Setup of JK:
Design sys_ref_core, start of the top module:
module sys_ref_core #(parameter DATA_WIDTH = 8, ADDR_WIDTH = 4)
(
 input   wire                      CLK,
 input   wire                      RST,             
 input   wire  [DATA_WIDTH-1:0]    UART_RX_DATA,
 input   wire                      UART_RX_Valid,
 input   wire                      FIFO_FULL,
 output  wire  [DATA_WIDTH-1:0]    FIFO_WR_DATA,
 output  wire                      FIFO_WR_INC,
 output  wire  [DATA_WIDTH-1:0]    UART_Config,
 output  wire  [DATA_WIDTH-1:0]    Div_Ratio,
 output  wire                      CLKDIV_EN
);
Size: about 1900 cells after synthesis, roughly 180 flip-flops, roughly 38 I/O pins.
export LEC_CHECK = 0
export CAP_MARGIN = 20
export CORE_MARGIN = 2
export CORE_UTILIZATION = 72
export PLACE_DENSITY = 0.67
export SETUP_SLACK_MARGIN = -1.69
export SLEW_MARGIN = 20
create_clock -name core_clock -period 20.8 [get_ports {CLK}]
run.sh (not shown) runs the stock make flow with config.mk's settings and CLKGATE_MAP_FILE=.
JK: it failed with a tool error in global routing, so there are no final results.
Inputs modified between JK and MS:
# JK
export LEC_CHECK = 0
export CAP_MARGIN = 20
export CORE_MARGIN = 2
export CORE_UTILIZATION = 72
export PLACE_DENSITY = 0.67
export SETUP_SLACK_MARGIN = -1.69
export SLEW_MARGIN = 20
create_clock -name core_clock -period 20.8 [get_ports {CLK}]
# MS
export LEC_CHECK = 0
export CAP_MARGIN = 20
export CORE_MARGIN = 2
export CORE_UTILIZATION = 65
export PLACE_DENSITY = 0.6
export SLEW_MARGIN = 20
create_clock -name core_clock -period 32.6 [get_ports {CLK}]
==> results <==
- Synthesized cell count: MS vs JK identical
- Sort JK and MS by horizontal die dimension asc -> top: JK
- In MS, the total of cells resized after clock tree synthesis came out 44 below the value in JK.
- Count of port buffers added during placement across JK and MS: no real change.
- Final weighted congestion in routability-driven placement for MS: 3.3% up relative to JK
- MS did not stop at any stage, and its layout met the timing, design-rule and antenna checks.
- MS vs JK: area of placed instances down in MS

Starting RTL as in the previous note.
export LEC_CHECK = 0
export CAP_MARGIN = 20
export CELL_PAD_IN_SITES_GLOBAL_PLACEMENT = 1
export CORE_MARGIN = 2
export CORE_UTILIZATION = 40
export GPL_TIMING_DRIVEN = 0
export MAX_ROUTING_LAYER = met4
export PLACE_DENSITY_LB_ADDON = 0.1
export SLEW_MARGIN = 0
create_clock -name core_clock -period 30.0 [get_ports {CLK}]
Next try:
CELL_PAD_IN_SITES_GLOBAL_PLACEMENT = not set   (was 1)
CTS_CLUSTER_DIAMETER = 335   (was not set)
CTS_CLUSTER_SIZE = 26   (was not set)
GPL_TIMING_DRIVEN = not set   (was 0)
HOLD_SLACK_MARGIN = -0.09   (was not set)
MAX_ROUTING_LAYER = not set   (was met4)
PLACE_DENSITY_LB_ADDON = 0.23   (was 0.1)
SLEW_MARGIN = 10   (was 0)
What happened: Cell area shrinks by a few percent. Worst hold slack is worse by 0.027 ns. Power came out lower by a few percent. Cell count fell by a few percent. Setup slack gets better by 0.26 ns. Sequential share of layout area went up by 0.72 points. Fmax increases slightly.
Next try:
CELL_PAD_IN_SITES_GLOBAL_PLACEMENT = 0   (was not set)
CORE_UTILIZATION = 46   (was 40)
CTS_CLUSTER_SIZE = 88   (was 26)
GPL_ROUTABILITY_DRIVEN = 0   (was not set)
PLACE_DENSITY = 0.41   (was not set)
PLACE_DENSITY_LB_ADDON = not set   (was 0.23)
TNS_END_PERCENT = 5   (was not set)
Effect: Area after synthesis does not change; cell area stays flat; register-to-register slack is better by 0.30 ns; sequential cell count stays the same; clock-buffer cell count climbs by 3; synthesized cell count stays the same; critical path depth came out higher by 5; non-clock buffer count climbs by 14; power shrinks by 1.2%; die size shrinks by 13%; setup slack is better by 0.30 ns.
Next try:
CORE_ASPECT_RATIO = 0.5   (was not set)
CORE_UTILIZATION = 23   (was 46)
PLACE_DENSITY = not set   (was 0.41)
PLACE_DENSITY_LB_ADDON = 0.21   (was not set)
What happened: The changed run produced a clean layout; routed wire length increases by a little under a tenth; sequential cell count does not change; cell area increases by a few percent; worst setup slack got worse by 0.26 ns; combinational power increases by a few percent; worst hold slack improved by 0.014 ns; sequential share of layout area decreases by 0.70 points; power increases by a few percent; non-clock buffer count decreases by 9; sequential power hardly moves; via count decreases slightly.

Starting RTL as in the previous note.
export LEC_CHECK = 0
export CAP_MARGIN = 0
export CELL_PAD_IN_SITES_DETAIL_PLACEMENT = 1
export CORE_MARGIN = 3
export CORE_UTILIZATION = 54
export CTS_CLUSTER_DIAMETER = 361
export GPL_ROUTABILITY_DRIVEN = 1
export GPL_TIMING_DRIVEN = 0
export PLACE_DENSITY_LB_ADDON = 0.23
export SLEW_MARGIN = 15
create_clock -name core_clock -period 30.0 [get_ports {CLK}]
The first run finished but fails on negative setup slack.
Next try:
--- a/flow/config.mk
+++ b/flow/config.mk
@@ -8,9 +8,9 @@
 export CAP_MARGIN = 0
 export CELL_PAD_IN_SITES_DETAIL_PLACEMENT = 1
-export CORE_MARGIN = 3
+export CORE_MARGIN = 2
 export CORE_UTILIZATION = 54
-export CTS_CLUSTER_DIAMETER = 361
+export CTS_CLUSTER_DIAMETER = 330
 export GPL_ROUTABILITY_DRIVEN = 1
 export GPL_TIMING_DRIVEN = 0
 export PLACE_DENSITY_LB_ADDON = 0.23
-export SLEW_MARGIN = 15
+export SLEW_MARGIN = 20
The changed run passed the timing, design-rule and antenna checks.
Clock-buffer cell count climbs by 3.
Worst setup slack gains 1.0 ns.
Cell area shrinks by 0.60%.
Routed wire length fell by 8.8%.
Area after synthesis stays the same.
Total power goes down by 8.5%.
Sequential share of layout area rises by 0.13 points.
Die size shrinks by 2.2%.
Next try:
--- a/flow/config.mk
+++ b/flow/config.mk
@@ -6,11 +6,9 @@
 export NUM_CORES = 4
 export LEC_CHECK = 0
-export CAP_MARGIN = 0
+export CAP_MARGIN = 20
 export CELL_PAD_IN_SITES_DETAIL_PLACEMENT = 1
 export CORE_MARGIN = 2
 export CORE_UTILIZATION = 54
-export CTS_CLUSTER_DIAMETER = 330
 export GPL_ROUTABILITY_DRIVEN = 1
-export GPL_TIMING_DRIVEN = 0
 export PLACE_DENSITY_LB_ADDON = 0.23
 export SLEW_MARGIN = 20
=>
- hold slack gets better by 0.020 ns
- power came out lower by a few percent
- sequential share of layout area grows by 0.35 points
- final cell count falls slightly
- area after synthesis stays the same

sys_ref_core again, from the RTL that the note above started with.
clock: 20.8 ns
lec_check: 0
cap_margin: 20
core_margin: 2
core_utilization: 72
place_density: 0.67
setup_slack_margin: -1.69
slew_margin: 20
tns_end_percent: 5
The baseline never finished: it broke off in global routing, error GRT-0232.
Then changed:
--- a/flow/config.mk
+++ b/flow/config.mk
@@ -10,0 +11 @@
+export CTS_CLUSTER_DIAMETER = 334
@@ -12 +13 @@
-export SETUP_SLACK_MARGIN = -1.69
+export SETUP_SLACK_MARGIN = -1.54
@@ -14 +14,0 @@
-export TNS_END_PERCENT = 5
After rerunning:
- The new run ended with an error in global routing (GRT-0232)
- die size does not change
- synthesized area does not change
- synthesized cell count is unchanged

Starting RTL as in the previous note.
// sys_ref_core
module sys_ref_core #(parameter DATA_WIDTH = 8, ADDR_WIDTH = 4)
(
 input   wire                      CLK,
 input   wire                      RST,             
 input   wire  [DATA_WIDTH-1:0]    UART_RX_DATA,
 input   wire                      UART_RX_Valid,
 input   wire                      FIFO_FULL,
 output  wire  [DATA_WIDTH-1:0]    FIFO_WR_DATA,
 output  wire                      FIFO_WR_INC,
 output  wire  [DATA_WIDTH-1:0]    UART_Config,
 output  wire  [DATA_WIDTH-1:0]    Div_Ratio,
 output  wire                      CLKDIV_EN
);
wire                      WrEn;
wire                      RdEn;
wire  [ADDR_WIDTH-1:0]    Addr;
wire  [DATA_WIDTH-1:0]    Wr_Reg;
wire  [DATA_WIDTH-1:0]    Rd_Reg;
wire                      Rd_Reg_Valid;
wire  [DATA_WIDTH-1:0]    Operand_A;
wire  [DATA_WIDTH-1:0]    Operand_B;
wire  [3:0]               ALU_FUN;
wire                      ALU_EN;
wire                      CLKG_EN;
wire  [DATA_WIDTH*2-1:0]  ALU_OUT;
wire                      ALU_OUT_Valid;
SYS_CTRL U0_SYS_CTRL (
	.CLK(CLK),
	.RST(RST),
  ...
Settings: LEC_CHECK=0, CAP_MARGIN=20, CORE_MARGIN=2, CORE_UTILIZATION=65, CTS_CLUSTER_SIZE=42, PLACE_DENSITY=0.6, SETUP_SLACK_MARGIN=4.08, SLEW_MARGIN=20; clock period 15.5 ns.
The starting point ran to the end with violations: negative setup slack.
Then changed:
Settings changed: CORE_UTILIZATION 65 to 63, CTS_CLUSTER_SIZE 42 to unset, PLACE_DENSITY 0.6 to unset, SETUP_SLACK_MARGIN 4.08 to unset.
Clock period 15.5 ns to 15.8 ns, I/O delays scaled along.
Result:
- The changed run ran to the end with violations: negative setup slack
- hold slack gets better by 0.014 ns
- die size grows by a few percent
- design area goes up by a few percent
- worst setup slack loses 1.1 ns
- non-clock buffer count rose by 92
- final cell count came out higher by a few percent
- wire length goes up by a little under a tenth
Then changed:
Settings changed: CORE_UTILIZATION 63 to 40, PLACE_DENSITY set to 0.6, SETUP_SLACK_MARGIN set to 1.78.
Clock period 15.8 ns to 28.4 ns, I/O delays scaled along.
=> Now the flow completed without violations. Die size rises by 56%. Maximum frequency came out higher by 2.9%. Routed wire length shrinks by 25%. Setup slack improved by 13 ns. Clock power fell by 49%. Sequential share of layout area increases by 3.9 points. Clock-buffer cell count goes up by 3.
Then changed:
Settings changed: CORE_UTILIZATION 40 to 66, SETUP_SLACK_MARGIN 1.78 to unset, TNS_END_PERCENT set to 80.
Clock period 28.4 ns to 20.3 ns, I/O delays scaled along.
Now the flow finished but fails on negative setup slack.
Worst setup slack gets worse by 6.6 ns.
Synthesized cell count is unchanged.
Total power climbs by 50%.
Non-clock buffer count climbs by 262.
Sequential power goes up by 43%.
Final cell count rose by 2.1%.
Wire length increases by 8.3%.
Sequential cell count stays the same.
Register-to-register slack loses 6.6 ns.
Power figures rest on the tool's default switching activity, not on a simulated workload.
